Design ARMProcessor, start of the top module:
module ARMProcessor(
	input clk,
	input reset,
	output[31:0] pc,
	input[31:0] inst,
	input nIRQ,
	output[3:0] be,
	output[31:0] memaddr,
	output memwrite,
	output memread,
	output[31:0] writedata,
	input[31:0] readdata
	);
Settings: LEC_CHECK=0, CAP_MARGIN=20, CORE_MARGIN=2, CORE_UTILIZATION=66, CTS_CLUSTER_DIAMETER=42, CTS_CLUSTER_SIZE=41, MAX_ROUTING_LAYER=met4, SETUP_SLACK_MARGIN=-0.33, SLEW_MARGIN=20; clock period 6.14 ns.
run.sh (not shown) runs the stock make flow with config.mk's settings and CLKGATE_MAP_FILE=.
The baseline did not get past 5_1_grt.
Change:
--- a/flow/config.mk
+++ b/flow/config.mk
@@ -10,3 +10,2 @@
-export CORE_UTILIZATION = 66
-export CTS_CLUSTER_DIAMETER = 42
-export CTS_CLUSTER_SIZE = 41
+export CORE_UTILIZATION = 71
+export CTS_CLUSTER_DIAMETER = 193
@@ -14 +13 @@
-export SETUP_SLACK_MARGIN = -0.33
+export SETUP_SLACK_MARGIN = 2.5
==> flow/constraint.sdc (replaced) <==
create_clock -name core_clock -period 7.74 [get_ports {clk}]
set_input_delay 1.5480 -clock core_clock [delete_from_list [all_inputs] [get_ports {clk}]]
set_output_delay 1.5480 -clock core_clock [all_outputs]
set_load 0.01 [all_outputs]
Outcome: The changed run did not get past 5_1_grt; synthesized area stays the same; die area decreases by about 7%; synthesized cell count is unchanged.
Change:
--- a/flow/config.mk
+++ b/flow/config.mk
@@ -7,0 +8 @@
+export ABC_AREA = 1
@@ -10,4 +11,2 @@
-export CORE_UTILIZATION = 71
-export CTS_CLUSTER_DIAMETER = 193
-export MAX_ROUTING_LAYER = met4
-export SETUP_SLACK_MARGIN = 2.5
+export CORE_UTILIZATION = 68
+export CTS_CLUSTER_SIZE = 74
==> flow/constraint.sdc (replaced) <==
create_clock -name core_clock -period 4.34 [get_ports {clk}]
set_input_delay 0.8680 -clock core_clock [delete_from_list [all_inputs] [get_ports {clk}]]
set_output_delay 0.8680 -clock core_clock [all_outputs]
set_load 0.01 [all_outputs]
Now the flow died in 4_1_cts.
Synthesized cell count rises by 63%.
Synthesized area rises by 5.0%.
Die size rises by 9.5%.
Change:
--- a/flow/config.mk
+++ b/flow/config.mk
@@ -8 +7,0 @@
-export ABC_AREA = 1
@@ -11,2 +10,2 @@
-export CORE_UTILIZATION = 68
-export CTS_CLUSTER_SIZE = 74
+export CORE_UTILIZATION = 40
+export SETUP_SLACK_MARGIN = 2.5
==> flow/constraint.sdc (replaced) <==
create_clock -name core_clock -period 7.95 [get_ports {clk}]
set_input_delay 1.5900 -clock core_clock [delete_from_list [all_inputs] [get_ports {clk}]]
set_output_delay 1.5900 -clock core_clock [all_outputs]
set_load 0.01 [all_outputs]
Result:
- The changed run finished with timing, DRC and antenna clean
- die size came out higher by 61%
- synthesized area decreases by 4.8%
- synthesized cell count went down by 39%
Change:
--- a/flow/config.mk
+++ b/flow/config.mk
@@ -10 +10 @@
-export CORE_UTILIZATION = 40
+export CORE_UTILIZATION = 68
==> flow/constraint.sdc (replaced) <==
create_clock -name core_clock -period 7.74 [get_ports {clk}]
set_input_delay 1.5480 -clock core_clock [delete_from_list [all_inputs] [get_ports {clk}]]
set_output_delay 1.5480 -clock core_clock [all_outputs]
set_load 0.01 [all_outputs]
What happened: The new run never finished: it broke off in 5_1_grt with GRT-0116. Synthesized cell count is unchanged. Die size came out lower by well over a third. Synthesized area stays the same.

---

Setup of run 1:
The RTL this note starts from:
==> flow/design.v <==
module ALU(
	input[31:0] SrcA,
	input[31:0] SrcB,
	input[3:0] ALUOp,
	output reg[31:0] ALUResult,
	output reg[3:0] ALUFlags
	);
	always @ (*)
	begin
		ALUFlags = 4'b0000;
		if(SrcA == SrcB)
			ALUFlags[2] = 1'b1;
		case(ALUOp)
			4'b0010:
			begin
				ALUResult = SrcA - SrcB;
			end
			4'b0100:
			begin
				ALUResult = SrcA + SrcB;
			end
			4'b1010:
			begin
				ALUResult = SrcA - SrcB;
			end
			4'b1101:
			begin
				ALUResult = SrcB;
			end
			default:
			begin
				ALUResult = 32'h00000000;
			end
		endcase
	end
endmodule
module Extend(  
	input[23:0] in,
	input[1:0] ImmSrc,
	output reg[31:0] ExtImm
	);
	integer i;
	always @ (*)
	begin
		case(ImmSrc  )
		  2'b00:
		begin
			ExtImm[7:0] = in[7:0];
			for(i=8; i<32; i=i+1)
				ExtImm[i] = in[7];
		end
		  2'b01:
		begin
			ExtImm[11:0] = in[11:0];
			for(i=12; i<32; i=i+1)
				ExtImm[i] = 'b0;
		end
		  2'b10:
		begin
			ExtImm[1:0] = 2'b00;
			ExtImm[25:2] = in[23:0];
			for(i=26; i<32; i=i+1)
				ExtImm[i] = in[23];
		end
		default:
			ExtImm = 'h00000000;
		endcase
	end
endmodule
module RegisterFile(
	input clk, 
	input reset, 
	input we,
	input[1:0] RegSrc,
	input[3:0] addr1,
	input[3:0] addr2,
	input[3:0] addr3,
	input[3:0] waddr,
	input[31:0] wdata,
	input[31:0] pcin,
	output reg[31:0] data1,
	output reg[31:0] data2,
	output reg[31:0] data3,
	output[31:0] pcout
	);
	reg[31:0] registers[15:0];
	integer idx;
	assign pcout = registers[15];
	always @ (posedge clk)
	begin
		if (reset)
		begin
			for(idx=0; idx<=15; idx=idx+1) begin
				registers[idx] <= 'h00000000;
			end
		end
		else  
		begin
			if(  we)
			begin
				if(RegSrc[0] != 1'b1)
					registers[waddr] <= wdata;
				else
					registers[14] <= registers[15] + 'd4;
			end
			if(  waddr != 4'b1111 || RegSrc[0] == 1'b1 || we == 1'b0)
				registers[15] <= pcin;
		end
	end
	always @ (*)
	begin
		begin
			if(  addr1 == 15)
			begin
				data1 = registers[15] + 32'd8;
			end
			else
			begin
				data1 = registers[addr1];
			end
			if(  addr2 == 15)
			begin
				data2 = registers[15] + 32'd8;
			end
			else
			begin
				if (  RegSrc[1] == 1'b0)
					data2 = registers[addr2];
				else
					data2 = registers[waddr];
			end
			if(  addr3 == 15)
			begin
				data3 = registers[15] + 32'd8;
			end
			else
			begin
				data3 = registers[addr3];
			end
		end
	end
endmodule
module Decoder (
	input[1:0] op,
	input[5:0] funct,
	output reg MemtoReg,
	output reg ALUSrc,
	output reg[1:0] ImmSrc,
	output reg[1:0] RegSrc,
	output reg[3:0] ALUOp,
	output reg Svalue
	);
	always @(*)
	begin
		case (op)
			2'b00:
			begin
				MemtoReg = 1'b0;
				ALUOp = funct[4:1];
				Svalue = funct[0];
				if(funct[5] == 1'b1)
				begin
					ALUSrc = 1'b1;
					ImmSrc = 2'b00;  
					RegSrc = 2'b00;
				end
				else
				begin
					ALUSrc = 1'b0;
					ImmSrc = 2'b00;
					RegSrc = 2'b00;
				end
			end
			2'b01:
			begin
				MemtoReg = 1'b1;
				ALUOp = (funct[3] == 1'b1) ? 4'b0100 : 4'b0010;
				Svalue = 1'b0;
				if(funct[5] == 1'b0)
				begin
					ALUSrc = 1'b1;
					ImmSrc = 2'b01;
					RegSrc = 2'b00;
				end
				else 
				begin
					ALUSrc = 1'b0;
					ImmSrc = 2'b01;
					RegSrc = 2'b00;				
				end
			end
			2'b10:
			begin
				MemtoReg = 1'b0;
				ALUOp = 4'b0100;
				Svalue = 1'b0;
				ALUSrc = 1'b1;
				ImmSrc = 2'b10;
				RegSrc = 2'b01;
			end
			default:
			begin
				MemtoReg = 1'b0;
				ALUOp = 4'b0000;
				Svalue = 1'b0;
				ALUSrc = 1'b0;
				ImmSrc = 2'b00;
				RegSrc = 2'b00;
			end
		endcase
	end
endmodule
module ConditionalLogic (
	input clk,
	input reset,
	input[1:0] op,
	input[5:0] funct,
	input[3:0] cond,
	input[3:0] ALUFlags,
	output reg PCSrc,
	output reg RegWrite,
	output reg MemWrite
	);
	reg condEx;
	reg Zero;
	always @(posedge clk)
	begin
		if (reset)
			Zero <= 1'b0;
		else if (op == 2'b00 && funct[4:1] == 4'b1010 && condEx == 1'b1)
			Zero <= ALUFlags[2];
	end
	always @(*)
	begin
		case(cond)
			4'b0000: condEx = (Zero == 1'b1) ? 1'b1 : 1'b0;
			4'b0001: condEx = (Zero == 1'b0) ? 1'b1 : 1'b0;
			default: condEx = 1'b1;
		endcase
	end
	always @(*)
	begin
		case(op)
			2'b00: 
			begin
				PCSrc = 1'b0;
				MemWrite = 1'b0;
				if(condEx == 1'b1)
					RegWrite = (funct[4:1] == 4'b0010 || funct[4:1] == 4'b0100 || funct[4:1] == 4'b1101) ? 1'b1 : 1'b0;
				else
					RegWrite = 1'b0;
			end
			2'b01:
			begin
				PCSrc = 1'b0;
				if(condEx == 1'b1)
				begin
					MemWrite = ~funct[0];
					RegWrite = funct[0];
				end
				else
				begin
					MemWrite = 1'b0;
					RegWrite = 1'b0;
				end
			end
			2'b10:
			begin
				MemWrite = 1'b0;
				if(condEx == 1'b1)
				begin
					PCSrc = 1'b1;
					RegWrite = (funct[4] == 1'b1) ? 1'b1 : 1'b0;
				end
				else
				begin
					PCSrc = 1'b0;
					RegWrite = 1'b0;
				end
			end
			default:
			begin
				PCSrc = 1'b0;
				MemWrite = 1'b0;
				RegWrite = 1'b0;
			end
		endcase
	end
endmodule
module ControlUnit(
	input clk,
	input reset,
	input[3:0] ALUFlags,
	input[3:0] cond,
	input[1:0] op,
	input[5:0] funct,
	output[3:0] ALUOp,
	output[1:0] ImmSrc,
	output[1:0] RegSrc,
	output PCSrc,
	output RegWrite,
	output MemWrite,
	output MemtoReg,
	output ALUSrc,
	output Svalue
	);
	Decoder _decoder(
		.op			(op),
		.funct		(funct),
		.MemtoReg	(MemtoReg),
		.ALUSrc		(ALUSrc),
		.ImmSrc		(ImmSrc),
		.RegSrc		(RegSrc),
		.ALUOp 		(ALUOp),
		.Svalue		(Svalue));
	ConditionalLogic _conditional(
		.clk		(clk),
		.reset		(reset),
		.op			(op),
		.funct		(funct),
		.cond		(cond),
		.ALUFlags	(ALUFlags),
		.PCSrc		(PCSrc),
		.RegWrite	(RegWrite),
		.MemWrite	(MemWrite));
endmodule
module ARMProcessor(
	input clk,
	input reset,
	output[31:0] pc,
	input[31:0] inst,
	input nIRQ,
	output[3:0] be,
	output[31:0] memaddr,
	output memwrite,
	output memread,
	output[31:0] writedata,
	input[31:0] readdata
	);
	assign pc = pctmp;
	assign be = 4'b1111;  
	wire[3:0] ReadAddr1, ReadAddr2, WriteAddr;
	wire[31:0] ReadData1, ReadData2, ReadData3;
	wire[31:0] Result, ExtImm, SrcB, ALUResult, PCPlus4, PCBranch, pctmp;
	wire[3:0] ALUOp, ALUFlags;
	wire[1:0] RegSrc, ImmSrc;
	wire PCSrc, RegWrite, MemWrite, MemtoReg, ALUSrc, Svalue;
	wire[31:0] NextPC;
	assign ReadAddr1 = inst[19:16];
	assign ReadAddr2 = inst[3:0];
	assign WriteAddr = inst[15:12];
	assign memaddr = ALUResult;
	assign memwrite = MemWrite;
	assign memread = 'b1;
	assign writedata = ReadData3;
	assign SrcB = (ALUSrc == 1'b0) ? ReadData2 : ExtImm;
	assign Result = (MemtoReg == 1'b0) ? ALUResult : readdata;
	assign PCPlus4 = pctmp + 32'd4;
	assign PCBranch = pctmp + ExtImm + 32'd8;
	assign NextPC = (PCSrc == 1'b0) ? PCPlus4 : PCBranch;
	ControlUnit _ControlUnit(
			.clk(clk),
			.reset(reset),
			.ALUFlags(ALUFlags), 
			.cond(inst[31:28]), 
			.op(inst[27:26]), 
			.funct(inst[25:20]), 
			.ALUOp(ALUOp), 
			.ImmSrc(ImmSrc), 
			.RegSrc(RegSrc),  
			.PCSrc(PCSrc), 
			.RegWrite(RegWrite), 
			.MemWrite(MemWrite), 
			.MemtoReg(MemtoReg), 
			.ALUSrc(ALUSrc), 
			.Svalue(Svalue)
	);
	RegisterFile _RegisterFile( 
			.clk(clk), 
			.reset(reset), 
			.we(RegWrite), 
			.RegSrc(RegSrc), 
			.addr1(ReadAddr1), 
			.addr2(ReadAddr2), 
			.addr3(WriteAddr),
			.waddr(WriteAddr), 
			.wdata(Result), 
			.pcin(NextPC), 
			.data1(ReadData1), 
			.data2(ReadData2), 
			.data3(ReadData3), 
			.pcout(pctmp)
	);
	Extend _Extend( 
		.in(inst[23:0]), 
		.ImmSrc(ImmSrc), 
		.ExtImm(ExtImm) 
	);
	ALU _ALU( 
		.SrcA(ReadData1), 
		.SrcB(SrcB), 
		.ALUOp(ALUOp), 
		.ALUFlags(ALUFlags), 
		.ALUResult(ALUResult) 
	); 
endmodule
clock: 7.23 ns
lec_check: 0
abc_area: 1
cap_margin: 20
cell_pad_in_sites_global_placement: 3
core_aspect_ratio: 1.78
core_margin: 2
core_utilization: 50
cts_cluster_diameter: 97
cts_cluster_size: 63
gpl_routability_driven: 1
hold_slack_margin: 0.3
max_routing_layer: met5
min_routing_layer: met2
slew_margin: 15
Run status, run 1: aborted in global placement without I/O, error GPL-0301
Modified inputs, run 2 compared to run 1
==> flow/config.mk <==
export PLATFORM = sky130hd
export DESIGN_NAME = ARMProcessor
export DESIGN_NICKNAME = ARMProcessor
export VERILOG_FILES = /design/flow/design.v
export SDC_FILE = /design/flow/constraint.sdc
export NUM_CORES = 4
export LEC_CHECK = 0
export ABC_AREA = 1
export CAP_MARGIN = 20
export CORE_MARGIN = 2
export CORE_UTILIZATION = 72
export CTS_CLUSTER_DIAMETER = 368
export CTS_CLUSTER_SIZE = 74
export SETUP_SLACK_MARGIN = 1.12
export SLEW_MARGIN = 20
==> flow/constraint.sdc <==
create_clock -name core_clock -period 4.34 [get_ports {clk}]
set_input_delay 0.8680 -clock core_clock [delete_from_list [all_inputs] [get_ports {clk}]]
set_output_delay 0.8680 -clock core_clock [all_outputs]
set_load 0.01 [all_outputs]
[summary]
Of run 2 and run 1, it is run 2 that has the lower vertical extent of the die. What run 2 reported for number of rows in the core area has to be multiplied by 1.6 to get the figure for run 1. The flow ended early for run 2: it failed with a tool error in clock tree synthesis. Number of standard cells reported by yosys came out exactly the same in run 1 and run 2. Starting density of the core: run 2 vs run 1 up 23 points. Going from run 1 to run 2, die size shrank by more than a quarter.
Input changes introduced in run 3 (baseline for comparison: run 2):
diff --git a/flow/config.mk b/flow/config.mk
--- a/flow/config.mk
+++ b/flow/config.mk
@@ -12,3 +12,3 @@
-export CTS_CLUSTER_DIAMETER = 368
-export CTS_CLUSTER_SIZE = 74
-export SETUP_SLACK_MARGIN = 1.12
+export CTS_CLUSTER_DIAMETER = 400
+export CTS_CLUSTER_SIZE = 100
+export PLACE_DENSITY = 0.42
==> flow/constraint.sdc <==
create_clock -name core_clock -period 4.91 [get_ports {clk}]
set_input_delay 0.9820 -clock core_clock [delete_from_list [all_inputs] [get_ports {clk}]]
set_output_delay 0.9820 -clock core_clock [all_outputs]
set_load 0.01 [all_outputs]
Notes after the runs:
In the summary table, run 3 is marked failed, with error GRT-0116 raised in global routing. For Yosys chip area, run 3 and run 2 come out practically identical. In terms of count of library flops with an enable pin, run 3 and run 2 differ only marginally. Delta (run 3 minus run 2): instance area after placement fell by 4.1%; cell count after placement went down by about 3%; pre-CTS worst setup slack increased by 0.10 ns relative to the old numbers. On final weighted congestion of routability-driven global placement, run 2 and run 3 are neck and neck. Diff run 3..run 2 | post-synthesis cell area | unchanged.
> inputs changed (run 3 -> run 4)
diff --git a/flow/config.mk b/flow/config.mk
--- a/flow/config.mk
+++ b/flow/config.mk
@@ -12,3 +12,3 @@
-export CTS_CLUSTER_DIAMETER = 400
-export CTS_CLUSTER_SIZE = 100
-export PLACE_DENSITY = 0.42
+export CTS_CLUSTER_SIZE = 74
+export PLACE_DENSITY = 0.92
+export SETUP_SLACK_MARGIN = 1.12
==> flow/constraint.sdc <==
create_clock -name core_clock -period 4.34 [get_ports {clk}]
set_input_delay 0.8680 -clock core_clock [delete_from_list [all_inputs] [get_ports {clk}]]
set_output_delay 0.8680 -clock core_clock [all_outputs]
set_load 0.01 [all_outputs]
==> results <==
- Run 4 terminated abnormally: clock tree synthesis reported DPL-0038.
- For the total placed cells including tap cells, run 4 came in 154 higher than run 3 did.
- Per the comparison of run 4 with run 3, standard cell core area ~0 delta; netlist area before placement essentially unchanged.
- Run 4 and run 3 ended up with roughly the same post-synthesis sequential area ratio.
- From run 3 to run 4, die area did not move at all.
- Across both runs, cell area after placement was higher for run 4 than for run 3.
- Diff run 3..run 4 | area share of and/or/nand/nor cells after synthesis | unchanged
- Floorplan utilization came out exactly the same in run 4 and run 3.
- The final reports for run 4 and run 3 show worst setup slack after placement lower in the former.
[inputs] run 5 vs run 4
diff --git a/flow/config.mk b/flow/config.mk
--- a/flow/config.mk
+++ b/flow/config.mk
@@ -8 +7,0 @@
-export ABC_AREA = 1
@@ -11,4 +10,2 @@
-export CORE_UTILIZATION = 72
-export CTS_CLUSTER_SIZE = 74
-export PLACE_DENSITY = 0.92
-export SETUP_SLACK_MARGIN = 1.12
+export CORE_UTILIZATION = 46
+export SETUP_SLACK_MARGIN = 1.14
==> flow/constraint.sdc <==
create_clock -name core_clock -period 4.42 [get_ports {clk}]
set_input_delay 0.8840 -clock core_clock [delete_from_list [all_inputs] [get_ports {clk}]]
set_output_delay 0.8840 -clock core_clock [all_outputs]
set_load 0.01 [all_outputs]
==> comparison <==
Among run 4 and run 5, the run that stopped before the end is run 4, and it is the only one.
Run 5: flow complete, layout not clean; failing: setup timing
Post-DP HPWL, run 5 vs run 4: down by more than a quarter
Taking run 4 as the reference, in run 5 sequential cell area fraction in the yosys report increased by 1.9 points relative to the old numbers; aoi/oai-family share of the synthesized area decreased by 11 points relative to the old numbers; share of the synthesized netlist area taken by xor and xnor gates increased by 0.81 points relative to the old numbers.
